<file path="flow/design.v">
module MAC(
	clk,
	rst_n,
	in_valid,
	in_mode,
	in_act,
	in_wgt,
	out_act_idx,
	out_wgt_idx,
	out_idx,
    out_valid,
	out_data,
	out_finish
);
input clk, rst_n, in_valid, in_mode;
input [0:7][3:0] in_act;
input [0:8][3:0] in_wgt;
output logic [3:0] out_act_idx, out_wgt_idx, out_idx;
output logic out_valid, out_finish;
output logic [0:7][11:0] out_data;
logic cs, ns;
logic mode;
logic [3:0] cnt_reg, cnt, cnt_nxt;
logic [0:7][0:7][3:0] in;  
logic [0:9][0:9][3:0] act;  
logic [0:8][3:0] wgt;
logic [0:7][0:8][3:0] a;
logic [0:8][3:0] w;
logic [0:7][11:0] d;
logic [0:7][11:0] data;
logic [2:0] out_cnt;  
logic out_valid_nxt;
always @(*) begin
	case (cs)
	0: ns = (in_valid)? 1 : cs;
	1: ns = (out_finish)? 0 : cs;
	endcase
end
always @(posedge clk or negedge rst_n) begin
	if (~rst_n) begin
		cs <= 0;
	end else begin
		cs <= ns;
	end
end
always @(posedge clk or negedge rst_n) begin
	if (~rst_n) begin
		mode <= 0;
	end else if (in_valid) begin  
		mode <= in_mode;
	end	else begin  
		mode <= mode;
	end
end
assign out_act_idx = cnt;
assign out_wgt_idx = cnt + 1;
always @(*) begin
	if (in_valid) begin
		cnt_nxt = 0;
	end else if (cnt == 15) begin 
		cnt_nxt = 0;
	end else begin
		cnt_nxt = cnt + 1;
	end
end
always @(posedge clk or negedge rst_n) begin
	if (!rst_n) begin
		cnt <= 0;
		cnt_reg <= 0;
	end
	else begin
		cnt <= cnt_nxt;
		cnt_reg <= cnt;
	end
end
genvar i;
genvar j;
generate
	for (i = 0; i < 8; i = i + 1) begin  
		for (j = 0; j < 8; j = j + 1) begin  
			always @(posedge clk or negedge rst_n) begin
				if (~rst_n) begin
					in[i][j] <= 0;
				end else if (i == out_act_idx) begin  
					in[i][j] <= in_act[j];
				end else begin
					in[i][j] <= in[i][j];  
				end
			end
		end
	end
endgenerate
generate
	for(i = 0;i<10; i = i+1)begin
		assign act[0][i] = 0;
		assign act[9][i] = 0;
		assign act[i][0] = 0;
		assign act[i][9] = 0;
	end
	for (i = 1; i < 9; i = i + 1) begin
		for (j = 1; j < 9; j = j + 1) begin
			assign act[i][j] = in[i-1][j-1]; 
		end
	end
endgenerate
generate
	for (i = 0; i < 9; i = i + 1) begin  
		always @(posedge clk or negedge rst_n) begin  
			if (~rst_n) begin
				wgt[i] <= 0;
			end else begin
				wgt[i] <= in_wgt[i];
			end
		end
	end
endgenerate
always @(*) begin
	if (mode) begin  
		case (cnt - 2)  
		0:begin  
			for (integer n = 0; n < 8; n = n + 1) begin
				a[n][0] = act[0][n];
				a[n][1] = act[0][n + 1];
				a[n][2] = act[0][n + 2];
				a[n][3] = act[1][n];
				a[n][4] = act[1][n + 1];
				a[n][5] = act[1][n + 2];
				a[n][6] = act[2][n];
				a[n][7] = act[2][n + 1];
				a[n][8] = act[2][n + 2];
			end
		end
		1:begin  
			for (integer n = 0; n < 8; n = n + 1) begin
				a[n][0] = act[1][n];
				a[n][1] = act[1][n + 1];
				a[n][2] = act[1][n + 2];
				a[n][3] = act[2][n];
				a[n][4] = act[2][n + 1];
				a[n][5] = act[2][n + 2];
				a[n][6] = act[3][n];
				a[n][7] = act[3][n + 1];
				a[n][8] = act[3][n + 2];
			end
		end
		2:begin  
			for (integer n = 0; n < 8; n = n + 1) begin
				a[n][0] = act[2][n];
				a[n][1] = act[2][n + 1];
				a[n][2] = act[2][n + 2];
				a[n][3] = act[3][n];
				a[n][4] = act[3][n + 1];
				a[n][5] = act[3][n + 2];
				a[n][6] = act[4][n];
				a[n][7] = act[4][n + 1];
				a[n][8] = act[4][n + 2];
			end
		end
		3:begin  
			for (integer n = 0; n < 8; n = n + 1) begin
				a[n][0] = act[3][n];
				a[n][1] = act[3][n + 1];
				a[n][2] = act[3][n + 2];
				a[n][3] = act[4][n];
				a[n][4] = act[4][n + 1];
				a[n][5] = act[4][n + 2];
				a[n][6] = act[5][n];
				a[n][7] = act[5][n + 1];
				a[n][8] = act[5][n + 2];
			end
		end
		4:begin  
			for (integer n = 0; n < 8; n = n + 1) begin
				a[n][0] = act[4][n];
				a[n][1] = act[4][n + 1];
				a[n][2] = act[4][n + 2];
				a[n][3] = act[5][n];
				a[n][4] = act[5][n + 1];
				a[n][5] = act[5][n + 2];
				a[n][6] = act[6][n];
				a[n][7] = act[6][n + 1];
				a[n][8] = act[6][n + 2];
			end
		end
		5:begin  
			for (integer n = 0; n < 8; n = n + 1) begin
				a[n][0] = act[5][n];
				a[n][1] = act[5][n + 1];
				a[n][2] = act[5][n + 2];
				a[n][3] = act[6][n];
				a[n][4] = act[6][n + 1];
				a[n][5] = act[6][n + 2];
				a[n][6] = act[7][n];
				a[n][7] = act[7][n + 1];
				a[n][8] = act[7][n + 2];
			end
		end
		6:begin  
			for (integer n = 0; n < 8; n = n + 1) begin
				a[n][0] = act[6][n];
				a[n][1] = act[6][n + 1];
				a[n][2] = act[6][n + 2];
				a[n][3] = act[7][n];
				a[n][4] = act[7][n + 1];
				a[n][5] = act[7][n + 2];
				a[n][6] = act[8][n];
				a[n][7] = act[8][n + 1];
				a[n][8] = act[8][n + 2];
			end
		end
		7:begin  
			for (integer n = 0; n < 8; n = n + 1) begin
				a[n][0] = act[7][n];
				a[n][1] = act[7][n + 1];
				a[n][2] = act[7][n + 2];
				a[n][3] = act[8][n];
				a[n][4] = act[8][n + 1];
				a[n][5] = act[8][n + 2];
				a[n][6] = act[9][n];
				a[n][7] = act[9][n + 1];
				a[n][8] = act[9][n + 2];
			end
		end
		default:begin  
			for (integer n = 0; n < 8; n = n + 1) begin
				for (integer m = 0; m < 9; m = m + 1) begin
					a[n][m] = 0;
				end
			end
		end
		endcase
	end else begin  
		for (integer n = 0; n < 8; n = n + 1) begin
			for (integer m = 0; m < 9; m = m + 1) begin
				a[n][m] = act [n + 1][m + 1];
			end
		end
	end
end
generate
	for (i = 0; i < 9; i = i + 1) begin
		always @(*) begin
			w[i] = wgt[i];  
			if (~mode) begin  
				if (i == 8) begin
					w[i] = 0;
				end
			end
		end
	end
endgenerate
genvar n;
generate
	for (n = 0; n < 8; n = n + 1) begin  
		always @(*) begin
			data[n] =  a[n][0]*w[0] + a[n][1]*w[1] + a[n][2]*w[2] + a[n][3]*w[3] + a[n][4]*w[4] + a[n][5]*w[5] + a[n][6]*w[6] + a[n][7]*w[7] + a[n][8]*w[8];
		end
	end
endgenerate
generate
	for (i = 0; i < 8; i = i + 1) begin
		always @(posedge clk or negedge rst_n) begin
			if (~rst_n) begin  
				out_data[i] <= 0;
			end else begin  
				out_data[i] <= data[i];
			end
		end
	end
endgenerate
assign out_cnt = (mode)? (cnt - 2) : (cnt - 8);  
always @(*) begin
	out_valid_nxt = 0;
	if (in_valid) begin
		out_valid_nxt = 0;
	end else if (mode && cs) begin  
		out_valid_nxt = ((cnt >= 2) && (cnt <= 9));
	end else if (~mode && cs) begin  
		out_valid_nxt = ((cnt >= 8) && (cnt <= 15));
	end
end
always @(posedge clk or negedge rst_n) begin
	if (~rst_n) begin  
		out_valid <= 0;
	end else begin 
		out_valid <= out_valid_nxt;
	end 
end
always @(posedge clk or negedge rst_n) begin
	if (~rst_n) begin
		out_idx[2:0] <= 0;
	end else begin
		out_idx[2:0] <= out_cnt;  
	end
end
always @(posedge clk or negedge rst_n) begin
	if (~rst_n) begin
		out_idx[3] <= 0;
	end else begin
		out_idx[3] <= ~mode;  
	end
end
always @(posedge clk or negedge rst_n) begin
	if (~rst_n) begin
		out_finish <= 0;
	end else begin
		out_finish <= out_valid && (out_cnt == 7);  
	end
end
endmodule
</file>
<file path="flow/run.sh">
#!/bin/bash
# the make line also repeats each setting of config.mk as NAME=value (left out here)
make -C /OpenROAD-flow-scripts/flow DESIGN_CONFIG=/design/flow/config.mk WORK_HOME=/design/flow/orfs CLKGATE_MAP_FILE= finish
</file>
<file path="flow/config.mk">
export PLATFORM = sky130hd
export DESIGN_NAME = MAC
export DESIGN_NICKNAME = MAC
export VERILOG_FILES = /design/flow/design.v
export SDC_FILE = /design/flow/constraint.sdc
export NUM_CORES = 4
export LEC_CHECK = 0
export CAP_MARGIN = 20
export CORE_MARGIN = 2
export CORE_UTILIZATION = 57
export SETUP_SLACK_MARGIN = 1.85
export SLEW_MARGIN = 20
</file>
<file path="flow/constraint.sdc">
create_clock -name core_clock -period 6.88 [get_ports {clk}]
set_input_delay 1.3760 -clock core_clock [delete_from_list [all_inputs] [get_ports {clk}]]
set_output_delay 1.3760 -clock core_clock [all_outputs]
set_load 0.01 [all_outputs]
</file>
==> results of run 1 <==
## routing by layer
layer	track usage [%]	vias up
met3	20.2	1862
met1	60.4	28800
li1	-	23000
met4	49.2	10
met2	78.8	4916
met5	2.34	-
## stage by stage
stage	setup TNS, ns
4_1_cts	-64.46
3_3_place_gp	-66.63
3_5_place_dp	-76.08
6_report	-77.23
2_1_floorplan	-28.56
5_1_grt	-85.76
## timing repair
action                     4_1_cts  5_1_grt
setup buffers                   84       48
gates resized                  360      263
setup endpoints to repair       88       88
pin swaps                      189      226
cloned                           4        3
## layout make-up
type	count	area (um2)	share of cell area [%]
timing repair buffer	1474	13600	17.0
sequential	400	10000	12.4
clock buffer	63	1380	1.72
tap	1403	1760	2.18
clock inverter	29	450	0.560
multi-input combinational	4326	48400	60.1
inverter	1280	4810	5.97
antenna	21	52.6	0.0653
==> job_summary.md, run 1 <==
## PnR job results

| Metric | Value |
|---|---|
| Run status | `failed layout checks` |
| Blocking Checks | `negative setup slack` |
| Post-synth top flop | `dfrtp_1` |
| DRT iter0 DRCs | `8328` |
| Leading area contributor after synthesis | `fa_1` |
| Yosys stat chip area | `0.0620 mm2` |
| CP Capture Type | `flop` |
| Count leader, synth | `inv_1` |
| Crit-path leading delay family | `adder cells` |
| Row count | `roughly 120` |
| Post-Route WL | `between 300000 and 400000 um` |
| Post-DRT Antenna Nets | `0` |
| Cell repeated most along the worst path | `fa_2` |
| Syn Inst Count | `roughly 6400` |
| Syn. warnings | `1` |
| Die ar. | `0.111 mm2` |
| Final hold violations | `0` |
| Clock Sink Count | `roughly 400` |
| Placed insts | `roughly 8700` |
| Distinct lib cells | `71` |
| Clk root buf | `clkbuf_16` |
| RSZ-0062 raised after global routing | `true` |
| Filler cells | `7276` |
| Final core occ | `74.8%` |
| Crit-path max FO | `9` |
| FP Util | `57.7%` |
| Largest stage delay on the critical path | `0.73 ns` |
| CTS clock-pin slew for the worst setup and hold paths | `approximately 0.060 ns` |
| FF-to-FF End | `out_data[32]` |
| Number of enable flip-flop cells | `0` |
| CP arrival | `9.23 ns` |
| Yosys Instances | `around 6400` |
| Critical register-to-register path startpoint | `cnt[2]` |
| Final Setup Violations | `73` |
| Tot GR Track Use | `53.7%` |
| Seq share, synth | `16.1%` |
| Die Wd | `334 um` |
| R2R depth | `30` |
| Post-detail-place hpwl | `236000 um` |
| Period utilization | `125%` |
| Max clock buf depth | `3` |
| Vias in the first global route | `61200` |
| Avg Cell Area, Syn | `roughly 9.7 um2` |
| GR Overflow Total | `0` |
| Placement Cell Area | `approximately 0.075 mm2` |
| CP Buf/Inv Count | `10` |
| CTS buffer count | `around 52` |
| GP Congestion | `1.08` |
| Finished Layout Cells | `around 9000` |
| First-pass GRT wire length | `around 420000 um` |
| P&R area growth vs syn | `29.8%` |
| Die H | `334 um` |
| Worst-Margin Slew | `1.04 ns` |
| CP max stage cell | `fa_2` |
| Hold Buf Count CTS | `0` |
| Hold Crit Start | `out_finish` |
| WP depth | `30` |
| Vias/cell | `about 6.5` |
| Syn Nets | `8073` |
| Final Max-Slew Violation Tally | `0` |
| Rel. slew slack | `30.7%` |
| Uppermost layer routed | `met5` |
| CP Data Required Time | `7.49 ns` |
| R2r setup slk | `-1.74 ns` |
| Critical Path Sink | `out_data[32]` |
| Post-layout nets | `9199` |
| Clk_skew | `0.0467 ns` |
| Hold Slack | `0.461 ns` |
| CTS tree | `done` |
| Simple-Gate Area Share | `between 10% and 20%` |
| Latency at later pin | `0.72 ns` |
| H-tree depth | `2` |
| DR WL met3 | `43100 um` |
| Synth Area in Adders | `44.2%` |
| Hold path depth | `1` |
| Tool warnings | `~61` |
| Worst hold path type | `flop to flop` |
| Tmin final | `8.62 ns` |
| Critical Path Source Type | `flop` |
| PortBufs | `roughly 180` |
| Antenna violations before repair | `32` |
| Dominant comb cell | `adder cells` |
| Synth area leaders | `fa_1 32%, dfrtp_1 16%, ha_1 12%` |
| Post-route cell area | `0.0805 mm2` |
| Core box area | `0.108 mm2` |
| Share of the synthesized area in the top cell type | `32.3%` |
| Vias | `slightly below 60000` |
| Largest net degree at the start of global routing | `141` |
| Xor+xnor area frac | `less than 1%` |
| Setup ws final | `-1.74 ns` |
| I/O pins | `182` |
| Yosys reg bits | `400` |
| Max frequency | `0.116 GHz` |
| Detailed Routing Iterations Pass 1 | `10` |
| Routed length on met2 | `127000 um` |
| # DRC | `0` |
| FFs w/ async S/R, synth | `100%` |
| Top cells by count | `1279 x inv_1, 999 x fa_1, 594 x ha_1` |
| Crit Path Category | `flop to flop` |
| Total of max-cap violations | `0` |
| AO/OA Area Share | `7.27%` |
| Routed wire length per instance | `around 34 um` |
| Crit path launch | `cnt[2]` |
| Hold Path End | `cs` |
| Dpl ws | `-1.46 ns` |
| MUX area fraction | `4.65%` |
| Metal-1 WL | `slightly below 100000 um` |
| Synthesized area | `0.0620 mm2` |
==> run 2: changes to the inputs <==
Settings changed: SETUP_SLACK_MARGIN 1.85 to unset.
Clock period 6.88 ns to 5.13 ns, I/O delays scaled along.
==> run 2 against run 1 <==
The layout still fails its checks (negative setup slack). Non-clock buffer count is 93 higher. Area after synthesis stayed put. Highest routed layer unchanged. Clock skew hardly changed. First-iteration DRC count is 1.1% higher. Sequential share of layout area hardly changed. Cell count is 1.1% higher. Die size stayed put. Register-to-register slack worse by 1.3 ns. Clock-buffer cell count is 4 lower. Critical path type unchanged.
==> job_summary.md, run 2 <==
## PnR job results

| Metric | Value |
|---|---|
| CP arrival | `8.77 ns (-0.46 ns)` |
| Seq share, synth | `16.1% (unchanged)` |
| GP Congestion | `1.13 (+4.2%)` |
| Yosys reg bits | `400 (unchanged)` |
| Filler cells | `7428 (+2.1%)` |
| CP Data Required Time | `5.76 ns (-1.73 ns)` |
| RSZ-0062 raised after global routing | `true` |
| Share of the synthesized area in the top cell type | `32.3% (unchanged)` |
| Post-DRT Antenna Nets | `0 (unchanged)` |
| Antenna violations before repair | `29 (-9.4%)` |
| Setup ws final | `-3.01 ns (-1.27 ns)` |
| Core box area | `0.108 mm2 (unchanged)` |
| Syn Nets | `8073 (unchanged)` |
| Crit-path leading delay family | `adder cells` |
| Max frequency | `0.123 GHz (+5.9%)` |
| Critical register-to-register path startpoint | `cnt[1]` |
| Xor+xnor area frac | `0.678% (unchanged)` |
| FFs w/ async S/R, synth | `100% (unchanged)` |
| Largest net degree at the start of global routing | `120 (-15%)` |
| Synth Area in Adders | `44.2% (unchanged)` |
| Setup_tns | `-208.38 ns (-131.15 ns)` |
| Synthesized area | `0.0620 mm2 (unchanged)` |
| Clock Sink Count | `400 (unchanged)` |
| Hold Slack | `0.323 ns (-0.137 ns)` |
| Cell repeated most along the worst path | `fa_1` |
| Met2 Use GR | `76.0% (-2.8 points)` |
| Comb area | `0.0475 mm2 (-1.8%)` |
| Met1 usage | `59.6% (-0.77 points)` |
| WP depth | `29 (-3.3%)` |
| Tot GR Track Use | `51.8% (-1.9 points)` |
| Die Wd | `334 um (unchanged)` |
| GRT busiest layer | `met2` |
| R2r setup slk | `-3.01 ns (-1.27 ns)` |
| R2R depth | `29 (-3.3%)` |
| Reg area | `0.0100 mm2 (about the same)` |
| Syn. warnings | `1 (unchanged)` |
| Avg Cell Area, Syn | `9.68 um2 (unchanged)` |
| Met3 Use GR | `18.7% (-1.6 points)` |
| Post-synth top flop | `dfrtp_1` |
| Critical Path Sink | `out_data[8]` |
| H-tree depth | `2 (unchanged)` |
| FP Util | `57.7% (unchanged)` |
| Hold Buf Count CTS | `0 (unchanged)` |
| Latency at later pin | `0.72 ns (about the same)` |
| Simple-Gate Area Share | `16.2% (unchanged)` |
| Period utilization | `159% (+33 points)` |
| PortBufs | `181 (unchanged)` |
| CP Capture Type | `flop` |
| Vias in the first global route | `60000 (-2.0%)` |
| P&R area growth vs syn | `30.0%` |
| Final hold violations | `0 (unchanged)` |
| Post-detail-place hpwl | `235000 um (-0.49%)` |
| Count leader, synth | `inv_1` |
| Post-layout nets | `9294 (+1.0%)` |
| CP max stage cell | `fa_1` |
| Distinct lib cells | `71 (unchanged)` |
| CTS clock-pin slew for the worst setup and hold paths | `0.06 ns (about the same)` |
| Die ar. | `0.111 mm2 (unchanged)` |
| Crit path launch | `cnt[1]` |
| Rel. slew slack | `26.5% (-4.2 points)` |
| GR Overflow Total | `0 (unchanged)` |
| Tmin final | `8.14 ns (-0.478 ns)` |
| DRT iter0 DRCs | `8421 (+1.1%)` |
| Clk_skew | `0.0466 ns (-0.000186 ns)` |
| Detailed Routing Iterations Pass 1 | `9 (-1)` |
| Final Max-Slew Violation Tally | `0 (unchanged)` |
| Run status | `failed layout checks` |
| FF-to-FF End | `out_data[8]` |
| Total of max-cap violations | `0 (unchanged)` |
| Number of enable flip-flop cells | `0 (unchanged)` |
| Vias/cell | `6.36 (-2.3%)` |
| CTS tree | `done` |
| Worst-Margin Slew | `1.10 ns (+0.0627 ns)` |
| Synth area leaders | `fa_1 32%, dfrtp_1 16%, ha_1 12%` |
| Largest stage delay on the critical path | `0.58 ns (-0.15 ns)` |
| Vias | `57800 (-1.3%)` |
| # DRC | `0 (unchanged)` |
| Syn Inst Count | `6408 (unchanged)` |
| Tool warnings | `56 (-8.2%)` |
| Final Setup Violations | `88 (+21%)` |
| Top cells by count | `1279 x inv_1, 999 x fa_1, 594 x ha_1` |
| First-pass GRT wire length | `410000 um (-2.9%)` |
| Crit-path max FO | `8 (-1)` |
| AO/OA Area Share | `7.27% (unchanged)` |
| Dpl ws | `-3.12 ns (-1.66 ns)` |
| Post-Route WL | `291000 um (-4.4%)` |
| I/O pins | `182 (unchanged)` |
| Blocking Checks | `negative setup slack` |
| Critical Path Source Type | `flop` |
| Crit Path Category | `flop to flop` |
| Dominant comb cell | `adder cells` |
| Yosys Instances | `6408 (unchanged)` |
| Clk root buf | `clkbuf_16` |
| CTS buffer count | `51 (-1.9%)` |
| Leading area contributor after synthesis | `fa_1` |
| Max clock buf depth | `3 (unchanged)` |
| Yosys stat chip area | `0.0620 mm2 (unchanged)` |
| CP Buf/Inv Count | `9 (-1)` |
| Worst hold path type | `input port to async pin` |
| Die H | `334 um (unchanged)` |
| Row count | `120 (unchanged)` |
| Routed wire length per instance | `32.0 um (-5.4%)` |
| MUX area fraction | `4.65% (unchanged)` |
[run 2: stage by stage]
step	area (um2)	util (%)	instances
after global routing	80600	74.9	9076
after floorplan	63300	-	6408
after CTS	79100	73.6	9034
final	80600	75.0	9092
after global placement	76300	71.0	8899
after detailed placement	76300	71.0	8899
[run 2: timing repair]
action	in CTS	in global routing
setup buffers	37	36
pin swaps	47	171
endpoints found under the hold margin	0	0
cloned	6	6
setup endpoints to repair	88	88
resized	157	269
[run 2: layout make-up]
type / instances / area share (%)
multi-input cells: 4329 / 58.9
repair buffers: 1567 / 18.2
flip-flops and latches: 400 / 12.4
inverters: 1280 / 5.96
well taps: 1403 / 2.18
clock buffers: 59 / 1.70
clock inverters: 34 / 0.582
diodes: 20 / 0.0621
[run 2: routing by layer]
metal | routed length [um] | vias up
met5 | 52 | -
met4 | 34400 | 8
met3 | 39100 | 1459
met2 | 122000 | 4372
met1 | 95900 | 28800
li1 | - | 23200
==> run 3: changes to the inputs <==
Settings changed: CORE_UTILIZATION 57 to 68, CTS_CLUSTER_SIZE set to 37.
Clock period 5.13 ns to 5.31 ns, I/O delays scaled along.
==> run 3 against run 2 <==
The flow now stops in 5_1_grt. Area after synthesis is the same. Synthesized cell count is the same. Die size shrank 16%.
==> job_summary.md, run 3 <==
## Implementation flow summary

| Metric | Value |
|---|---|
| Stage reached | `5_1_grt` |
| GR Overflow Total | `55` |
| Seq share, synth | `16.1% (unchanged)` |
| Dominant comb cell | `adder cells` |
| Xor+xnor area frac | `0.678% (unchanged)` |
| Clk root buf | `clkbuf_16` |
| CTS buffer count | `49 (-3.9%)` |
| Count leader, synth | `inv_1` |
| Yosys stat chip area | `0.0620 mm2 (unchanged)` |
| FFs w/ async S/R, synth | `100% (unchanged)` |
| Distinct lib cells | `71 (unchanged)` |
| H-tree depth | `2 (unchanged)` |
| Row count | `110 (-8.3%)` |
| GP Congestion | `1.17 (+3.6%)` |
| Avg Cell Area, Syn | `9.68 um2 (unchanged)` |
| Yosys Instances | `6408 (unchanged)` |
| I/O pins | `182 (unchanged)` |
| Synth Area in Adders | `44.2% (unchanged)` |
| Syn Inst Count | `6408 (unchanged)` |
| Simple-Gate Area Share | `16.2% (unchanged)` |
| Error message | `[ERROR GRT-0116] Global routing finished with congestion. Check the congestion regions in the DRC Viewer.` |
| MUX area fraction | `4.65% (unchanged)` |
| Share of the synthesized area in the top cell type | `32.3% (unchanged)` |
| Run status | `stopped before the end` |
| Die Wd | `306 um (-8.3%)` |
| Placement Cell Area | `0.0753 mm2 (-1.3%)` |
| Clock Sink Count | `400 (unchanged)` |
| AO/OA Area Share | `7.27% (unchanged)` |
| Synth area leaders | `fa_1 32%, dfrtp_1 16%, ha_1 12%` |
| Synthesized area | `0.0620 mm2 (unchanged)` |
| Number of enable flip-flop cells | `0 (unchanged)` |
| Die ar. | `0.0936 mm2 (-16%)` |
| Tot GR Track Use | `75.9%` |
| Yosys reg bits | `400 (unchanged)` |
| FP Util | `68.8% (+11 points)` |
| Post-detail-place hpwl | `232000 um (-1.5%)` |
| Core box area | `0.0901 mm2 (-16%)` |
| Dpl ws | `-3.06 ns (+0.0616 ns)` |
| Top cells by count | `1279 x inv_1, 999 x fa_1, 594 x ha_1` |
| Syn. warnings | `1 (unchanged)` |
| Max clock buf depth | `3 (unchanged)` |
| PortBufs | `181 (unchanged)` |
| Post-synth top flop | `dfrtp_1` |
| Hold Buf Count CTS | `0 (unchanged)` |
| Syn Nets | `8073 (unchanged)` |
| Die H | `306 um (-8.3%)` |
| Leading area contributor after synthesis | `fa_1` |
[run 3: per-layer routing]
metal  track usage (%)  GRT overflow
met5              36.7             0
met4              76.4            23
met3              61.3             6
met2              91.9            26
met1              74.9             0
[run 3: what timing repair did]
action | 4_1_cts
pin swaps | 172
gates resized | 361
gates cloned | 13
setup buffers | 82
setup endpoints to repair | 88
[run 3: stage by stage]
stage / cells / setup TNS, ns / utilization (%)
4_1_cts: 8806 / -195.92 / 88.0
3_5_place_dp: 8623 / -203.68 / 83.5
3_3_place_gp: 8623 / -186.54 / 83.5
2_1_floorplan: 6408 / -146.51 / -
==> run 4: changes to the inputs <==
Settings changed: CORE_UTILIZATION 68 to 70, CTS_CLUSTER_DIAMETER set to 328, CTS_CLUSTER_SIZE 37 to 36, SETUP_SLACK_MARGIN set to -0.42.
Clock period 5.31 ns to 5.35 ns, I/O delays scaled along.
==> run 4 against run 3 <==
The run again fails in 5_1_grt. Die size decreased by 2.8%. Synthesized cell count stayed put. Area after synthesis unchanged.
==> job_summary.md, run 4 <==
## Implementation flow summary

| Metric | Value |
|---|---|
| Run status | `stopped before the end` |
| Stage reached | `5_1_grt` |
| Error message | `[ERROR GRT-0116] Global routing finished with congestion. Check the congestion regions in the DRC Viewer.` |
| Distinct lib cells | `71 (unchanged)` |
| FFs w/ async S/R, synth | `100% (unchanged)` |
| Die H | `302 um (-1.4%)` |
| GR Overflow Total | `14` |
| Syn Inst Count | `6408 (unchanged)` |
| Dpl ws | `-3.18 ns (-0.114 ns)` |
| Placed insts | `8623 (unchanged)` |
| Row count | `109 (-0.91%)` |
| Synth Area in Adders | `44.2% (unchanged)` |
| Yosys Instances | `6408 (unchanged)` |
| Leading area contributor after synthesis | `fa_1` |
| Syn Nets | `8073 (unchanged)` |
| Placement Cell Area | `0.0754 mm2 (+0.19%)` |
| PortBufs | `181 (unchanged)` |
| Max clock buf depth | `3 (unchanged)` |
| Number of enable flip-flop cells | `0 (unchanged)` |
| Die ar. | `0.0910 mm2 (-2.8%)` |
| Yosys stat chip area | `0.0620 mm2 (unchanged)` |
| Count leader, synth | `inv_1` |
| I/O pins | `182 (unchanged)` |
| Clk root buf | `clkbuf_16` |
| Yosys reg bits | `400 (unchanged)` |
| Avg Cell Area, Syn | `9.68 um2 (unchanged)` |
| Share of the synthesized area in the top cell type | `32.3% (unchanged)` |
| H-tree depth | `1 (-1)` |
| Seq share, synth | `16.1% (unchanged)` |
| Simple-Gate Area Share | `16.2% (unchanged)` |
| Post-synth top flop | `dfrtp_1` |
| CTS buffer count | `15 (-69%)` |
| Synth area leaders | `fa_1 32%, dfrtp_1 16%, ha_1 12%` |
| MUX area fraction | `4.65% (unchanged)` |
| Die Wd | `302 um (-1.4%)` |
| Post-detail-place hpwl | `226000 um (-2.5%)` |
| AO/OA Area Share | `7.27% (unchanged)` |
| Hold Buf Count CTS | `0 (unchanged)` |
| Tot GR Track Use | `a little under three quarters` |
| Top cells by count | `1279 x inv_1, 999 x fa_1, 594 x ha_1` |
| Syn. warnings | `1 (unchanged)` |
| Core box area | `0.0881 mm2 (-2.3%)` |
| Clock Sink Count | `400 (unchanged)` |
| Dominant comb cell | `adder cells` |
| Synthesized area | `0.0620 mm2 (unchanged)` |
| GP Congestion | `1.23 (+4.8%)` |
| FP Util | `70.4% (+1.6 points)` |
| Xor+xnor area frac | `0.678% (unchanged)` |
run 4: stage by stage:
| step | utilization, % | hold WS [ns] |
|---|---|---|
| floorplan | - | 0.432 |
| global placement | 85.6 | 0.436 |
| detailed placement | 85.6 | 0.443 |
| CTS | 89.0 | 0.343 |
run 4: routing by layer:
layer  GRT usage, %  GRT overflow
met5           30.1             1
met3           52.5             9
met1           71.4             0
met2           89.7             1
met4           70.5             3
run 4: timing repair:
action,CTS
endpoints found under the setup margin,85
resized,383
buffers inserted,124
pin swaps,193
cloned,16
==> run 5: changes to the inputs <==
Settings changed: CORE_UTILIZATION 70 to 69, CTS_CLUSTER_DIAMETER 328 to 373, CTS_CLUSTER_SIZE 36 to 97, PLACE_DENSITY set to 0.43, SETUP_SLACK_MARGIN -0.42 to unset, TNS_END_PERCENT set to 5.
Clock period 5.35 ns to 5.49 ns, I/O delays scaled along.
==> run 5 against run 4 <==
The flow again stops in 5_1_grt. Area after synthesis did not move. Die size rose by 1.4%. Synthesized cell count is the same.
==> job_summary.md, run 5 <==
## Implementation flow summary

| Metric | Value |
|---|---|
| GP Congestion | `1.16 (-5.5%)` |
| MUX area fraction | `4.65% (unchanged)` |
| Yosys Instances | `6408 (unchanged)` |
| Run status | `stopped before the end` |
| Placement Cell Area | `0.0745 mm2 (-1.2%)` |
| AO/OA Area Share | `7.27% (unchanged)` |
| CTS buffer count | `8 (-7)` |
| Synthesized area | `0.0620 mm2 (unchanged)` |
| Die ar. | `0.0923 mm2 (+1.4%)` |
| Die H | `304 um (+0.71%)` |
| GR Overflow Total | `20` |
| Syn. warnings | `1 (unchanged)` |
| Avg Cell Area, Syn | `9.68 um2 (unchanged)` |
| H-tree depth | `1 (unchanged)` |
| Stage reached | `5_1_grt` |
| Clk root buf | `clkbuf_16` |
| Distinct lib cells | `71 (unchanged)` |
| Post-detail-place hpwl | `229000 um (+1.4%)` |
| Tot GR Track Use | `between 70% and 80%` |
| Share of the synthesized area in the top cell type | `32.3% (unchanged)` |
| Yosys reg bits | `400 (unchanged)` |
| Syn Nets | `8073 (unchanged)` |
| PortBufs | `181 (unchanged)` |
| Syn Inst Count | `6408 (unchanged)` |
| Error message | `[ERROR GRT-0232] Routing congestion too high. Check the congestion heatmap in the GUI.` |
| Clock Sink Count | `400 (unchanged)` |
| Synth Area in Adders | `44.2% (unchanged)` |
| I/O pins | `182 (unchanged)` |
| Xor+xnor area frac | `0.678% (unchanged)` |
| Simple-Gate Area Share | `16.2% (unchanged)` |
| Count leader, synth | `inv_1` |
| Row count | `109 (unchanged)` |
| Synth area leaders | `fa_1 32%, dfrtp_1 16%, ha_1 12%` |
| Dominant comb cell | `adder cells` |
| Seq share, synth | `16.1% (unchanged)` |
| Max clock buf depth | `3 (unchanged)` |
| Top cells by count | `1279 x inv_1, 999 x fa_1, 594 x ha_1` |
| Core box area | `0.0888 mm2 (+0.77%)` |
| FFs w/ async S/R, synth | `100% (unchanged)` |
| Leading area contributor after synthesis | `fa_1` |
| FP Util | `69.8% (-0.54 points)` |
| Post-synth top flop | `dfrtp_1` |
| Number of enable flip-flop cells | `0 (unchanged)` |
| Yosys stat chip area | `0.0620 mm2 (unchanged)` |
| Die Wd | `304 um (+0.71%)` |
## run 5: metrics by stage
step                cells  util (%)  setup slack (ns)
floorplan            6408         -             -2.21
global placement     8585      83.9             -2.76
detailed placement   8585      83.9             -2.99
CTS                  8649      85.6             -2.69
## run 5: timing repair
item,in CTS
pin swaps,125
endpoints found under the setup margin,88
setup buffers,44
hold buffers,0
resized,212
gates cloned,9
endpoints found under the hold margin,0
## run 5: layer usage
metal	GRT overflow	global-route usage, %
met3	1	49.6
met4	10	71.8
met1	0	71.4
met2	9	89.8
met5	0	16.8
==> run 6: changes to the inputs <==
Settings changed: CORE_UTILIZATION 69 to 66, CTS_CLUSTER_DIAMETER 373 to 328, CTS_CLUSTER_SIZE 97 to 47, PLACE_DENSITY 0.43 to unset, SETUP_SLACK_MARGIN set to -0.34, TNS_END_PERCENT 5 to unset.
Clock period 5.49 ns to 4.2 ns, I/O delays scaled along.
==> run 6 against run 5 <==
Synthesized cell count did not move. The flow again stops in 5_1_grt. Die size rose by 4.5%. Area after synthesis did not move.
==> job_summary.md, run 6 <==
## Implementation flow summary

| Metric | Value |
|---|---|
| FFs w/ async S/R, synth | `100% (unchanged)` |
| Stage reached | `5_1_grt` |
| H-tree depth | `1 (unchanged)` |
| GP Congestion | `1.14 (-1.3%)` |
| Core box area | `0.0932 mm2 (+5.0%)` |
| Xor+xnor area frac | `0.678% (unchanged)` |
| Post-detail-place hpwl | `229000 um (-0.11%)` |
| Seq share, synth | `16.1% (unchanged)` |
| Die ar. | `0.0964 mm2 (+4.5%)` |
| Run status | `stopped before the end` |
| Row count | `112 (+2.8%)` |
| Die Wd | `311 um (+2.2%)` |
| Hold Buf Count CTS | `0 (unchanged)` |
| Dominant comb cell | `adder cells` |
| Synth area leaders | `fa_1 32%, dfrtp_1 16%, ha_1 12%` |
| Die H | `311 um (+2.2%)` |
| MUX area fraction | `4.65% (unchanged)` |
| FP Util | `66.5% (-3.3 points)` |
| Number of enable flip-flop cells | `0 (unchanged)` |
| Leading area contributor after synthesis | `fa_1` |
| AO/OA Area Share | `7.27% (unchanged)` |
| Tot GR Track Use | `71.8%` |
| Avg Cell Area, Syn | `9.68 um2 (unchanged)` |
| I/O pins | `182 (unchanged)` |
| Error message | `[ERROR GRT-0232] Routing congestion too high. Check the congestion heatmap in the GUI.` |
| GR Overflow Total | `15` |
| Synthesized area | `0.0620 mm2 (unchanged)` |
| Simple-Gate Area Share | `16.2% (unchanged)` |
| Distinct lib cells | `71 (unchanged)` |
| Yosys stat chip area | `0.0620 mm2 (unchanged)` |
| Synth Area in Adders | `44.2% (unchanged)` |
| Yosys Instances | `6408 (unchanged)` |
| Yosys reg bits | `400 (unchanged)` |
| Syn Inst Count | `6408 (unchanged)` |
| Clk root buf | `clkbuf_16` |
| Placed insts | `8706 (+1.4%)` |
| Post-synth top flop | `dfrtp_1` |
| Max clock buf depth | `3 (unchanged)` |
| Share of the synthesized area in the top cell type | `32.3% (unchanged)` |
| Clock Sink Count | `400 (unchanged)` |
| CTS buffer count | `12 (+4)` |
| Syn Nets | `8073 (unchanged)` |
| Syn. warnings | `1 (unchanged)` |
| Count leader, synth | `inv_1` |
| Top cells by count | `1279 x inv_1, 999 x fa_1, 594 x ha_1` |
| PortBufs | `181 (unchanged)` |
==> run 6: repair_timing <==
action,4_1_cts
setup buffers,48
cloned,6
setup endpoints to repair,88
pin swaps,104
resized,235
==> run 6: through the flow <==
step / setup TNS [ns] / setup WS, ns / instance area [um2]
after floorplan: -242.32 / -3.50 / 63400
after global placement: -285.36 / -3.96 / 75500
after detailed placement: -298.82 / -4.18 / 75500
after CTS: -282.60 / -3.91 / 77100
==> run 6: metal layers <==
layer	GRT usage, %	GRT overflow
met1	71.3	0
met2	90.2	4
met3	53.6	1
met4	74.5	10
met5	21.1	0
==> run 7: changes to the inputs <==
Settings changed: CAP_MARGIN 20 to 10, CELL_PAD_IN_SITES_GLOBAL_PLACEMENT set to 0, CORE_ASPECT_RATIO set to 0.73, CORE_UTILIZATION 66 to 20, CTS_CLUSTER_DIAMETER 328 to unset, CTS_CLUSTER_SIZE 47 to unset, GPL_TIMING_DRIVEN set to 1, PLACE_DENSITY_LB_ADDON set to 0.0, SETUP_SLACK_MARGIN -0.34 to 1.77, TNS_END_PERCENT set to 30.
Clock period 4.2 ns to 14.8 ns, I/O delays scaled along.
==> run 7 against run 6 <==
Synthesized cell count did not move. Now clean on timing, DRC and antenna. Die size rose to 3.3 times the previous value. Area after synthesis did not move.
==> job_summary.md, run 7 <==
## PnR job results

| Metric | Value |
|---|---|
| Leading area contributor after synthesis | `fa_1` |
| Distinct lib cells | `71 (unchanged)` |
| Routed wire length per instance | `about 35 um` |
| Total of max-cap violations | `0` |
| Vias | `49100` |
| Max clock buf depth | `3 (unchanged)` |
| Vias/cell | `4.61` |
| PortBufs | `181 (unchanged)` |
| Avg Cell Area, Syn | `9.68 um2 (unchanged)` |
| First-pass GRT wire length | `500000 um` |
| H-tree depth | `2 (+1)` |
| CTS clock-pin slew for the worst setup and hold paths | `0.06 ns` |
| Simple-Gate Area Share | `16.2% (unchanged)` |
| # DRC | `0` |
| Xor+xnor area frac | `0.678% (unchanged)` |
| Tool warnings | `55` |
| Crit Path Category | `flop to flop` |
| R2r setup slk | `~4.2 ns` |
| Detailed Routing Iterations Pass 1 | `17` |
| R2R depth | `29` |
| FF-to-FF End | `out_data[59]` |
| Dpl ws | `4.46 ns (+8.64 ns)` |
| WP depth | `29` |
| Syn Inst Count | `6408 (unchanged)` |
| DRT iter0 DRCs | `4824` |
| Count leader, synth | `inv_1` |
| CP max stage cell | `and2_4` |
| Synthesized area | `0.0620 mm2 (unchanged)` |
| Post-detail-place hpwl | `293000 um (+28%)` |
| Max frequency | `~0.095 GHz` |
| Yosys stat chip area | `0.0620 mm2 (unchanged)` |
| Post-DRT Antenna Nets | `0` |
| Post-CTS setup buffer count | `0 (-100%)` |
| CP Data Required Time | `15.44 ns` |
| MUX area fraction | `4.65% (unchanged)` |
| Syn Nets | `8073 (unchanged)` |
| Hold Crit Start | `cs` |
| Post-synth top flop | `dfrtp_1` |
| P&R area growth vs syn | `14.1%` |
| Setup_tns | `0 ns` |
| Yosys reg bits | `400 (unchanged)` |
| Yosys Instances | `6408 (unchanged)` |
| Largest stage delay on the critical path | `0.76 ns` |
| Final core occ | `23.0%` |
| Latency at later pin | `0.83 ns` |
| CTS buffer count | `61 (+49)` |
| CP Capture Type | `flop` |
| Cell repeated most along the worst path | `fa_1` |
| Row count | `174 (+55%)` |
| Post-layout nets | `8080` |
| RSZ-0062 raised after global routing | `false` |
| Die H | `480 um (+54%)` |
| Run status | `timing/DRC/antenna clean` |
| Crit-path max FO | `43` |
| Clock Sink Count | `400 (unchanged)` |
| Dominant comb cell | `adder cells` |
| Final Setup Violations | `0` |
| Vias in the first global route | `approximately 52000` |
| Core box area | `0.308 mm2 (+230%)` |
| Crit-path leading delay family | `adder cells` |
| Setup ws final | `4.22 ns` |
| PostCTS Resize Cnt | `0 (-100%)` |
| Tot GR Track Use | `23.4%` |
| Worst hold path type | `flop to flop` |
| FFs w/ async S/R, synth | `100% (unchanged)` |
| Tmin final | `10.58 ns` |
| Syn. warnings | `1 (unchanged)` |
| Post-Route WL | `370000 um` |
| AO/OA Area Share | `7.27% (unchanged)` |
| Share of the synthesized area in the top cell type | `32.3% (unchanged)` |
| CTS tree | `done` |
| Hold Path End | `cs` |
| CP Buf/Inv Count | `7` |
| GP Congestion | `0.841 (-26%)` |
| Seq share, synth | `16.1% (unchanged)` |
| Synth area leaders | `fa_1 32%, dfrtp_1 16%, ha_1 12%` |
| Final hold violations | `0` |
| Rel. slew slack | `21.2%` |
| I/O pins | `182 (unchanged)` |
| Largest net degree at the start of global routing | `about 110` |
| Antenna violations before repair | `75` |
| GR Overflow Total | `0` |
| Critical register-to-register path startpoint | `cnt[1]` |
| Top cells by count | `1279 x inv_1, 999 x fa_1, 594 x ha_1` |
| Final Max-Slew Violation Tally | `0` |
| Number of enable flip-flop cells | `0 (unchanged)` |
| Clk root buf | `clkbuf_16` |
| Worst-Margin Slew | `1.18 ns` |
| Crit path launch | `cnt[1]` |
| Clk_skew | `a little under 0.09 ns` |
| Critical Path Source Type | `flop` |
| FP Util | `20.1% (-46 points)` |
| Post-route cell area | `between 0.07 and 0.08 mm2` |
| Critical Path Sink | `out_data[59]` |
| Period utilization | `a little under three quarters` |
| Placement Cell Area | `0.0685 mm2 (-9.3%)` |
| Die ar. | `0.315 mm2 (+230%)` |
| Hold path depth | `1` |
| Hold Buf Count CTS | `0 (unchanged)` |
| Synth Area in Adders | `44.2% (unchanged)` |
| Die Wd | `656 um (+110%)` |
| CP arrival | `11.22 ns` |
==> run 7: through the flow <==
step,hold WS (ns),std cells
after global placement,0.463,10500
after global routing,0.483,10600
final,0.467,10700
after CTS,0.467,10600
after floorplan,0.432,6408
after detailed placement,0.458,10500
==> run 7: routing by layer <==
layer	vias up	wire length (um)	track usage [%]
met5	-	0	0
met4	0	7220	4.80
met3	238	21800	3.11
met2	1704	154000	34.1
met1	26400	187000	36.4
li1	20800	-	-
==> run 7: cell type report <==
class | count | area, um2
sequential | 400 | 10000
tap | 4136 | 5170
clock inverter | 31 | 384
fill | 33800 | 237000
multi-input combinational | 4326 | 45400
timing repair buffer | 346 | 3040
clock buffer | 83 | 1750
inverter | 1280 | 4800
antenna | 68 | 170
==> run 8: changes to the inputs <==
Settings changed: ABC_AREA set to 1, CAP_MARGIN 10 to 20, CELL_PAD_IN_SITES_GLOBAL_PLACEMENT 0 to 1, CORE_ASPECT_RATIO 0.73 to unset, CORE_MARGIN 2 to 4, CORE_UTILIZATION 20 to 59, CTS_CLUSTER_DIAMETER set to 152, CTS_CLUSTER_SIZE set to 60, GPL_ROUTABILITY_DRIVEN set to 0, GPL_TIMING_DRIVEN 1 to 0, HOLD_SLACK_MARGIN set to 0.19, MIN_ROUTING_LAYER set to met2, PLACE_DENSITY_LB_ADDON 0.0 to 0.08, SETUP_SLACK_MARGIN 1.77 to 0.36, SLEW_MARGIN 20 to 0, TNS_END_PERCENT 30 to 70.
Clock period 14.8 ns to 6.55 ns, I/O delays scaled along.
==> run 8 against run 7 <==
The run now fails in 5_1_grt. Area after synthesis down 1.2%. Die size is 65% lower. Synthesized cell count up 18%.
==> job_summary.md, run 8 <==
## Implementation flow summary

| Metric | Value |
|---|---|
| FP Util | `59.8% (+40 points)` |
| AO/OA Area Share | `2.78% (-4.5 points)` |
| GR Overflow Total | `6131` |
| Die Wd | `330 um (-50%)` |
| Seq share, synth | `16.3% (+0.20 points)` |
| MUX area fraction | `0% (-4.6 points)` |
| Error message | `[ERROR GRT-0116] Global routing finished with congestion. Check the congestion regions in the DRC Viewer.` |
| Share of the synthesized area in the top cell type | `32.6% (+0.39 points)` |
| Stage reached | `5_1_grt` |
| Placed insts | `9164 (-13%)` |
| Clock Sink Count | `400 (unchanged)` |
| Die ar. | `0.109 mm2 (-65%)` |
| Tot GR Track Use | `99.0%` |
| Syn Nets | `9236 (+14%)` |
| Count leader, synth | `inv_1` |
| Leading area contributor after synthesis | `fa_1` |
| Simple-Gate Area Share | `24.2% (+8.0 points)` |
| PortBufs | `181 (unchanged)` |
| I/O pins | `182 (unchanged)` |
| Dpl ws | `-1.99 ns (-6.45 ns)` |
| Yosys stat chip area | `0.0613 mm2 (-1.2%)` |
| Die H | `330 um (-31%)` |
| Max clock buf depth | `3 (unchanged)` |
| Post-detail-place hpwl | `253000 um (-14%)` |
| FFs w/ async S/R, synth | `100% (unchanged)` |
| Synth area leaders | `fa_1 33%, dfrtp_1 16%, ha_1 12%` |
| Yosys Instances | `7571 (+18%)` |
| Number of enable flip-flop cells | `0 (unchanged)` |
| Post-synth top flop | `dfrtp_1` |
| Dominant comb cell | `adder cells` |
| Row count | `117 (-33%)` |
| Syn. warnings | `1 (unchanged)` |
| Yosys reg bits | `400 (unchanged)` |
| Hold Buf Count CTS | `0 (unchanged)` |
| Placement Cell Area | `0.0666 mm2 (-2.8%)` |
| Xor+xnor area frac | `0.629% (-0.049 points)` |
| Avg Cell Area, Syn | `8.09 um2 (-16%)` |
| Top cells by count | `1427 x inv_1, 1102 x nor2_1, 1061 x nand2_1` |
| Synth Area in Adders | `44.8% (+0.54 points)` |
| Run status | `stopped before the end` |
| Core box area | `0.102 mm2 (-67%)` |
| Synthesized area | `0.0613 mm2 (-1.2%)` |
| Clk root buf | `clkbuf_16` |
| H-tree depth | `1 (-1)` |
| Syn Inst Count | `7571 (+18%)` |
| CTS buffer count | `14 (-77%)` |
| Distinct lib cells | `37 (-48%)` |
==> run 8: layer usage <==
layer  GRT usage [%]  overflow
met1               -         -
met2            92.7      1049
met3             118      4239
met4            82.6       563
met5            95.0       280
==> run 8: per-stage QoR <==
stage	TNS [ns]	util, %
after floorplan	-18.92	-
after global placement	-5271.09	64.2
after detailed placement	-110.54	65.0
after CTS	-58.87	67.9
==> run 8: what timing repair did <==
item / 4_1_cts
endpoints found under the setup margin: 80
pin swaps: 127
resized: 431
buffers inserted: 77
gates cloned: 0
==> run 9: changes to the inputs <==
Settings changed: ABC_AREA 1 to unset, CELL_PAD_IN_SITES_GLOBAL_PLACEMENT 1 to unset, CORE_MARGIN 4 to 2, CORE_UTILIZATION 59 to 71, CTS_CLUSTER_DIAMETER 152 to 27, CTS_CLUSTER_SIZE 60 to 37, GPL_ROUTABILITY_DRIVEN 0 to unset, GPL_TIMING_DRIVEN 0 to unset, HOLD_SLACK_MARGIN 0.19 to unset, MAX_ROUTING_LAYER set to met4, MIN_ROUTING_LAYER met2 to unset, PLACE_DENSITY set to 0.63, PLACE_DENSITY_LB_ADDON 0.08 to unset, SETUP_SLACK_MARGIN 0.36 to 1.41, SLEW_MARGIN 0 to 20, TNS_END_PERCENT 70 to unset.
Clock period 6.55 ns to 9.08 ns, I/O delays scaled along.
==> run 9 against run 8 <==
The run again fails in 5_1_grt. Die size down 18%. Synthesized cell count down 15%. Area after synthesis up 1.2%.
==> job_summary.md, run 9 <==
## Implementation flow summary

| Metric | Value |
|---|---|
| Run status | `stopped before the end` |
| Stage reached | `5_1_grt` |
| Error message | `[ERROR GRT-0116] Global routing finished with congestion. Check the congestion regions in the DRC Viewer.` |
| Count leader, synth | `inv_1` |
| Top cells by count | `1279 x inv_1, 999 x fa_1, 594 x ha_1` |
| Yosys reg bits | `400 (unchanged)` |
| Seq share, synth | `16.1% (-0.20 points)` |
| Syn Inst Count | `6408 (-15%)` |
| Synth area leaders | `fa_1 32%, dfrtp_1 16%, ha_1 12%` |
| Dominant comb cell | `adder cells` |
| Leading area contributor after synthesis | `fa_1` |
| Syn. warnings | `1 (unchanged)` |
| MUX area fraction | `4.65% (+4.6 points)` |
| CTS buffer count | `108 (+94)` |
| Avg Cell Area, Syn | `9.68 um2 (+20%)` |
| Tot GR Track Use | `76.5%` |
| FP Util | `71.6% (+12 points)` |
| Placed insts | `7503 (-18%)` |
| PortBufs | `181 (unchanged)` |
| Synth Area in Adders | `44.2% (-0.54 points)` |
| Simple-Gate Area Share | `16.2% (-8.0 points)` |
| Die H | `300 um (-9.3%)` |
| GR Overflow Total | `37` |
| Placement Cell Area | `0.0651 mm2 (-2.2%)` |
| AO/OA Area Share | `7.27% (+4.5 points)` |
| Xor+xnor area frac | `0.678% (+0.049 points)` |
| Die Wd | `300 um (-9.3%)` |
| Synthesized area | `0.0620 mm2 (+1.2%)` |
| Hold Buf Count CTS | `0 (unchanged)` |
| Yosys stat chip area | `0.0620 mm2 (+1.2%)` |
| Yosys Instances | `6408 (-15%)` |
| Dpl ws | `0.317 ns (+2.30 ns)` |
| H-tree depth | `3 (+2)` |
| Post-detail-place hpwl | `201000 um (-21%)` |
| GP Congestion | `~1.1` |
| Number of enable flip-flop cells | `0 (unchanged)` |
| Distinct lib cells | `71 (+92%)` |
| Row count | `108 (-7.7%)` |
| Clock Sink Count | `400 (unchanged)` |
| Core box area | `0.0866 mm2 (-15%)` |
| Post-synth top flop | `dfrtp_1` |
| FFs w/ async S/R, synth | `100% (unchanged)` |
| Die ar. | `0.0897 mm2 (-18%)` |
| Clk root buf | `clkbuf_16` |
| I/O pins | `182 (unchanged)` |
| Share of the synthesized area in the top cell type | `32.3% (-0.39 points)` |
| Max clock buf depth | `3 (unchanged)` |
| Syn Nets | `8073 (-13%)` |
[run 9: repair_timing]
action | 4_1_cts
resized | 479
endpoints found under the setup margin | 68
gates cloned | 29
buffers inserted | 252
pin swaps | 158
[run 9: metal layers]
layer	GRT usage (%)	GRT overflow
met5	-	-
met4	74.1	22
met3	58.1	0
met2	93.3	15
met1	74.9	0
==> run 10: changes to the inputs <==
Settings changed: CAP_MARGIN 20 to 30, CELL_PAD_IN_SITES_GLOBAL_PLACEMENT set to 0, CORE_ASPECT_RATIO set to 0.73, CORE_UTILIZATION 71 to 20, CTS_CLUSTER_DIAMETER 27 to unset, CTS_CLUSTER_SIZE 37 to 11, GPL_ROUTABILITY_DRIVEN set to 0, GPL_TIMING_DRIVEN set to 1, HOLD_SLACK_MARGIN set to 0.19, MAX_ROUTING_LAYER met4 to unset, PLACE_DENSITY 0.63 to unset, PLACE_DENSITY_LB_ADDON set to 0.0, SETUP_SLACK_MARGIN 1.41 to unset, TNS_END_PERCENT set to 70.
Clock period 9.08 ns to 14.8 ns, I/O delays scaled along.
==> run 10 against run 9 <==
Synthesized cell count is the same. Die size grew to 3.5 times the previous value. The run now finishes clean. Area after synthesis is the same.
==> job_summary.md, run 10 <==
## PnR job results

| Metric | Value |
|---|---|
| Vias | `49100` |
| Cell repeated most along the worst path | `fa_1` |
| Distinct lib cells | `71 (unchanged)` |
| CP Data Required Time | `15.47 ns` |
| Final Max-Slew Violation Tally | `0` |
| Run status | `timing/DRC/antenna clean` |
| CTS buffer count | `60 (-44%)` |
| Crit-path max FO | `47` |
| I/O pins | `182 (unchanged)` |
| Worst hold path type | `flop to flop` |
| Tot GR Track Use | `23.4%` |
| Die H | `480 um (+60%)` |
| Syn. warnings | `1 (unchanged)` |
| Dominant comb cell | `adder cells` |
| Vias/cell | `around 4.6` |
| Seq share, synth | `16.1% (unchanged)` |
| Tmin final | `10.39 ns` |
| Synth Area in Adders | `44.2% (unchanged)` |
| Setup_tns | `0 ns` |
| GR Overflow Total | `0` |
| Xor+xnor area frac | `0.678% (unchanged)` |
| Hold Path End | `cs` |
| CTS clock-pin slew for the worst setup and hold paths | `about 0.060 ns` |
| CTS tree | `done` |
| Row count | `174 (+61%)` |
| PostCTS Resize Cnt | `0 (-100%)` |
| Total of max-cap violations | `0` |
| CP max stage cell | `and2_4` |
| FFs w/ async S/R, synth | `100% (unchanged)` |
| Synth area leaders | `fa_1 32%, dfrtp_1 16%, ha_1 12%` |
| Top cells by count | `1279 x inv_1, 999 x fa_1, 594 x ha_1` |
| Hold path depth | `1` |
| R2R depth | `29` |
| DR WL met3 | `21000 um` |
| RSZ-0062 raised after global routing | `false` |
| Avg Cell Area, Syn | `9.68 um2 (unchanged)` |
| Crit-path leading delay family | `adder cells` |
| Routed length on met2 | `155000 um` |
| MUX area fraction | `4.65% (unchanged)` |
| Synthesized area | `0.0620 mm2 (unchanged)` |
| Post-layout nets | `8099` |
| Clk root buf | `clkbuf_16` |
| Crit Path Category | `flop to flop` |
| FF-to-FF End | `out_data[47]` |
| Final Setup Violations | `0` |
| Clock Sink Count | `400 (unchanged)` |
| Metal-1 WL | `~190000 um` |
| Core box area | `0.308 mm2 (+260%)` |
| Post-synth top flop | `dfrtp_1` |
| Hold Crit Start | `cs` |
| Final hold violations | `0` |
| Crit path launch | `cnt[1]` |
| CP Capture Type | `flop` |
| Die Wd | `656 um (+120%)` |
| AO/OA Area Share | `7.27% (unchanged)` |
| Latency at later pin | `0.83 ns` |
| Max frequency | `0.0962 GHz` |
| FP Util | `20.1% (-51 points)` |
| Leading area contributor after synthesis | `fa_1` |
| Critical register-to-register path startpoint | `cnt[1]` |
| H-tree depth | `2 (-1)` |
| Yosys stat chip area | `0.0620 mm2 (unchanged)` |
| # DRC | `0` |
| Critical Path Sink | `out_data[47]` |
| DRT iter0 DRCs | `4915` |
| Setup ws final | `4.41 ns` |
| Dpl ws | `4.47 ns (+4.16 ns)` |
| Number of enable flip-flop cells | `0 (unchanged)` |
| Antenna violations before repair | `74` |
| Hold Buf Count CTS | `0 (unchanged)` |
| Simple-Gate Area Share | `16.2% (unchanged)` |
| Post-Route WL | `371000 um` |
| PortBufs | `181 (unchanged)` |
| Post-CTS setup buffer count | `0 (-100%)` |
| Rel. slew slack | `27.5%` |
| Uppermost layer routed | `met5` |
| Count leader, synth | `inv_1` |
| Syn Inst Count | `6408 (unchanged)` |
| Detailed Routing Iterations Pass 1 | `19` |
| Worst-Margin Slew | `1.08 ns` |
| Critical Path Source Type | `flop` |
| Die ar. | `0.315 mm2 (+250%)` |
| Vias in the first global route | `52300` |
| Tool warnings | `52` |
| Largest stage delay on the critical path | `about 0.72 ns` |
| Clk_skew | `roughly 0.082 ns` |
| Post-route cell area | `just over 0.07 mm2` |
| Max clock buf depth | `3 (unchanged)` |
| WP depth | `29` |
| Post-detail-place hpwl | `294000 um (+47%)` |
| Routed wire length per instance | `34.8 um` |
| Yosys reg bits | `400 (unchanged)` |
| Period utilization | `70.2%` |
| P&R area growth vs syn | `14.5%` |
| Share of the synthesized area in the top cell type | `32.3% (unchanged)` |
| Syn Nets | `8073 (unchanged)` |
| CP arrival | `11.06 ns` |
| CP Buf/Inv Count | `7` |
| Yosys Instances | `6408 (unchanged)` |
| Largest net degree at the start of global routing | `112` |
| Placement Cell Area | `0.0688 mm2 (+5.6%)` |
| First-pass GRT wire length | `499000 um` |
| Post-DRT Antenna Nets | `0` |
| R2r setup slk | `4.41 ns` |
==> run 10: final cells by class <==
type                            count  area [um2]
Antenna cell                       42         105
Clock buffer                       76        1650
Clock inverter                     38         444
Fill cell                       33800      237000
Inverter                         1280        4800
Multi-Input combinational cell   4326       45400
Sequential cell                   400       10000
Tap cell                         4136        5170
Timing Repair Buffer              366        3340
==> run 10: metal layers <==
metal | GRT usage (%) | vias up
met2 | 34.4 | 1696
met4 | 4.60 | 2
met5 | 0 | -
met1 | 36.2 | 26300
met3 | 3.14 | 224
li1 | - | 20800
==> run 10: per-stage QoR <==
step / std cells / utilization [%] / hold slack, ns
finish: 10700 / 23.0 / 0.468
global route: 10600 / 23.0 / 0.482
CTS: 10600 / 23.0 / 0.467
detailed placement: 10500 / 22.3 / 0.460
global placement: 10500 / 22.2 / 0.463
floorplan: 6408 / - / 0.432
==> run 11: changes to the inputs <==
Settings changed: CAP_MARGIN 30 to 20, CELL_PAD_IN_SITES_GLOBAL_PLACEMENT 0 to unset, CORE_ASPECT_RATIO 0.73 to unset, CORE_UTILIZATION 20 to 66, CTS_CLUSTER_SIZE 11 to unset, GPL_ROUTABILITY_DRIVEN 0 to unset, GPL_TIMING_DRIVEN 1 to unset, HOLD_SLACK_MARGIN 0.19 to unset, PLACE_DENSITY_LB_ADDON 0.0 to unset, SETUP_SLACK_MARGIN set to -0.51, TNS_END_PERCENT 70 to unset.
Clock period 14.8 ns to 8.44 ns, I/O delays scaled along.
==> run 11 against run 10 <==
Now fails the layout checks on negative setup slack. Area after synthesis is the same. Highest routed layer unchanged. Synthesized cell count is the same. First-iteration DRC count up 67%. Critical path depth shrank 2.
==> job_summary.md, run 11 <==
## PnR job results

| Metric | Value |
|---|---|
| Synth Area in Adders | `44.2% (unchanged)` |
| Hold Crit Start | `out_finish` |
| Run status | `failed layout checks` |
| Simple-Gate Area Share | `16.2% (unchanged)` |
| Cell repeated most along the worst path | `fa_1` |
| Share of the synthesized area in the top cell type | `32.3% (unchanged)` |
| Distinct lib cells | `71 (unchanged)` |
| H-tree depth | `2 (unchanged)` |
| Largest stage delay on the critical path | `0.57 ns (-0.15 ns)` |
| Detailed Routing Iterations Pass 1 | `9 (-10)` |
| Syn Nets | `8073 (unchanged)` |
| AO/OA Area Share | `7.27% (unchanged)` |
| Period utilization | `104% (+34 points)` |
| CP Data Required Time | `9.01 ns (-6.46 ns)` |
| WP depth | `27 (-6.9%)` |
| DRT iter0 DRCs | `8197 (+67%)` |
| Synth area leaders | `fa_1 32%, dfrtp_1 16%, ha_1 12%` |
| FFs w/ async S/R, synth | `100% (unchanged)` |
| CP arrival | `9.36 ns (-1.70 ns)` |
| Placement Cell Area | `0.0666 mm2 (-3.1%)` |
| Antenna violations before repair | `30 (-59%)` |
| PortBufs | `181 (unchanged)` |
| Leading area contributor after synthesis | `fa_1` |
| Crit Path Category | `flop to flop` |
| R2R depth | `27 (-6.9%)` |
| Critical register-to-register path startpoint | `cnt[1]` |
| Setup ws final | `-0.354 ns (-4.76 ns)` |
| Placed insts | `7763 (-26%)` |
| CTS clock-pin slew for the worst setup and hold paths | `0.06 ns (about the same)` |
| GR Overflow Total | `0 (unchanged)` |
| Die ar. | `0.0964 mm2 (-69%)` |
| Dominant comb cell | `adder cells` |
| Worst-Margin Slew | `1.14 ns (+0.0563 ns)` |
| Tool warnings | `66 (+27%)` |
| Crit path launch | `cnt[1]` |
| Crit-path leading delay family | `adder cells` |
| CP Buf/Inv Count | `7 (unchanged)` |
| Yosys reg bits | `400 (unchanged)` |
| Latency at later pin | `0.71 ns (-0.12 ns)` |
| Final hold violations | `0 (unchanged)` |
| Post-layout nets | `8237 (+1.7%)` |
| Final Setup Violations | `30 (+30)` |
| CTS buffer count | `48 (-20%)` |
| CP max stage cell | `fa_1` |
| Post-synth top flop | `dfrtp_1` |
| Crit-path max FO | `37 (-21%)` |
| Vias in the first global route | `57500 (+9.9%)` |
| Critical Path Sink | `out_data[10]` |
| Tmin final | `8.79 ns (-1.60 ns)` |
| Xor+xnor area frac | `0.678% (unchanged)` |
| Total of max-cap violations | `0 (unchanged)` |
| R2r setup slk | `-0.35 ns (-4.76 ns)` |
| Post-route cell area | `0.0686 mm2 (-3.4%)` |
| Vias/cell | `6.88 (+49%)` |
| I/O pins | `182 (unchanged)` |
| # DRC | `0 (unchanged)` |
| FP Util | `66.5% (+46 points)` |
| Number of enable flip-flop cells | `0 (unchanged)` |
| Seq share, synth | `16.1% (unchanged)` |
| Finished Layout Cells | `7892 (-26%)` |
| Critical Path Source Type | `flop` |
| Filler cells | `6428 (-81%)` |
| GP Congestion | `approximately 1.1` |
| Hold Path End | `cs` |
| Largest net degree at the start of global routing | `174 (+55%)` |
| Hold Buf Count CTS | `0 (unchanged)` |
| Row count | `112 (-36%)` |
| Synthesized area | `0.0620 mm2 (unchanged)` |
| Die H | `311 um (-35%)` |
| Yosys stat chip area | `0.0620 mm2 (unchanged)` |
| Core box area | `0.0932 mm2 (-70%)` |
| Yosys Instances | `6408 (unchanged)` |
| Tot GR Track Use | `55.5% (+32 points)` |
| Post-detail-place hpwl | `206000 um (-30%)` |
| Max clock buf depth | `3 (unchanged)` |
| Clock Sink Count | `400 (unchanged)` |
| Top cells by count | `1279 x inv_1, 999 x fa_1, 594 x ha_1` |
| First-pass GRT wire length | `385000 um (-23%)` |
| Clk_skew | `0.0488 ns (-0.0336 ns)` |
| P&R area growth vs syn | `10.6%` |
| Blocking Checks | `negative setup slack` |
| Avg Cell Area, Syn | `9.68 um2 (unchanged)` |
| Worst hold path type | `flop to flop` |
| Die Wd | `311 um (-53%)` |
| Post-Route WL | `266000 um (-28%)` |
| Vias | `54300 (+11%)` |
| Count leader, synth | `inv_1` |
| Final Max-Slew Violation Tally | `0 (unchanged)` |
| Dpl ws | `-0.314 ns (-4.79 ns)` |
| Clk root buf | `clkbuf_16` |
| Syn Inst Count | `6408 (unchanged)` |
| Max frequency | `0.114 GHz (+18%)` |
| Post-DRT Antenna Nets | `0 (unchanged)` |
| MUX area fraction | `4.65% (unchanged)` |
| Routed wire length per instance | `33.7 um (-3.2%)` |
| Rel. slew slack | `24.0% (-3.5 points)` |
| CTS tree | `done` |
| CP Capture Type | `flop` |
| FF-to-FF End | `out_data[10]` |
| Syn. warnings | `1 (unchanged)` |
| Hold path depth | `1 (unchanged)` |
-- run 11: stage by stage --
| stage | setup TNS, ns | hold WS, ns | utilization, % |
|---|---|---|---|
| after global routing | -13.13 | 0.473 | 73.5 |
| final | -5.51 | 0.456 | 73.6 |
| after global placement | -9.72 | 0.433 | 71.5 |
| after floorplan | 0 | 0.432 | - |
| after detailed placement | -2.67 | 0.446 | 71.5 |
| after CTS | -5.84 | 0.454 | 73.3 |
-- run 11: cell type report --
type,instances,area [um2],share of cell area (%)
well taps,1254,1570,2.29
clock inverters,27,375,0.547
multi-input cells,4327,45500,66.3
repair buffers,515,4920,7.18
diodes,28,70.1,0.102
inverters,1280,4800,7.00
flip-flops and latches,400,10000,14.6
clock buffers,61,1340,1.95
-- run 11: repair_timing --
action / CTS / global route
gates resized: 0 / 25
setup endpoints to repair: 0 / 25
setup buffers: 0 / 13
-- run 11: layer usage --
layer	vias up	share of wire [%]	track usage [%]
met4	18	12	53.2
met1	26600	32	62.3
met3	1761	14	22.2
met5	-	0.048	0.0494
met2	4831	42	80.0
li1	21100	-	-
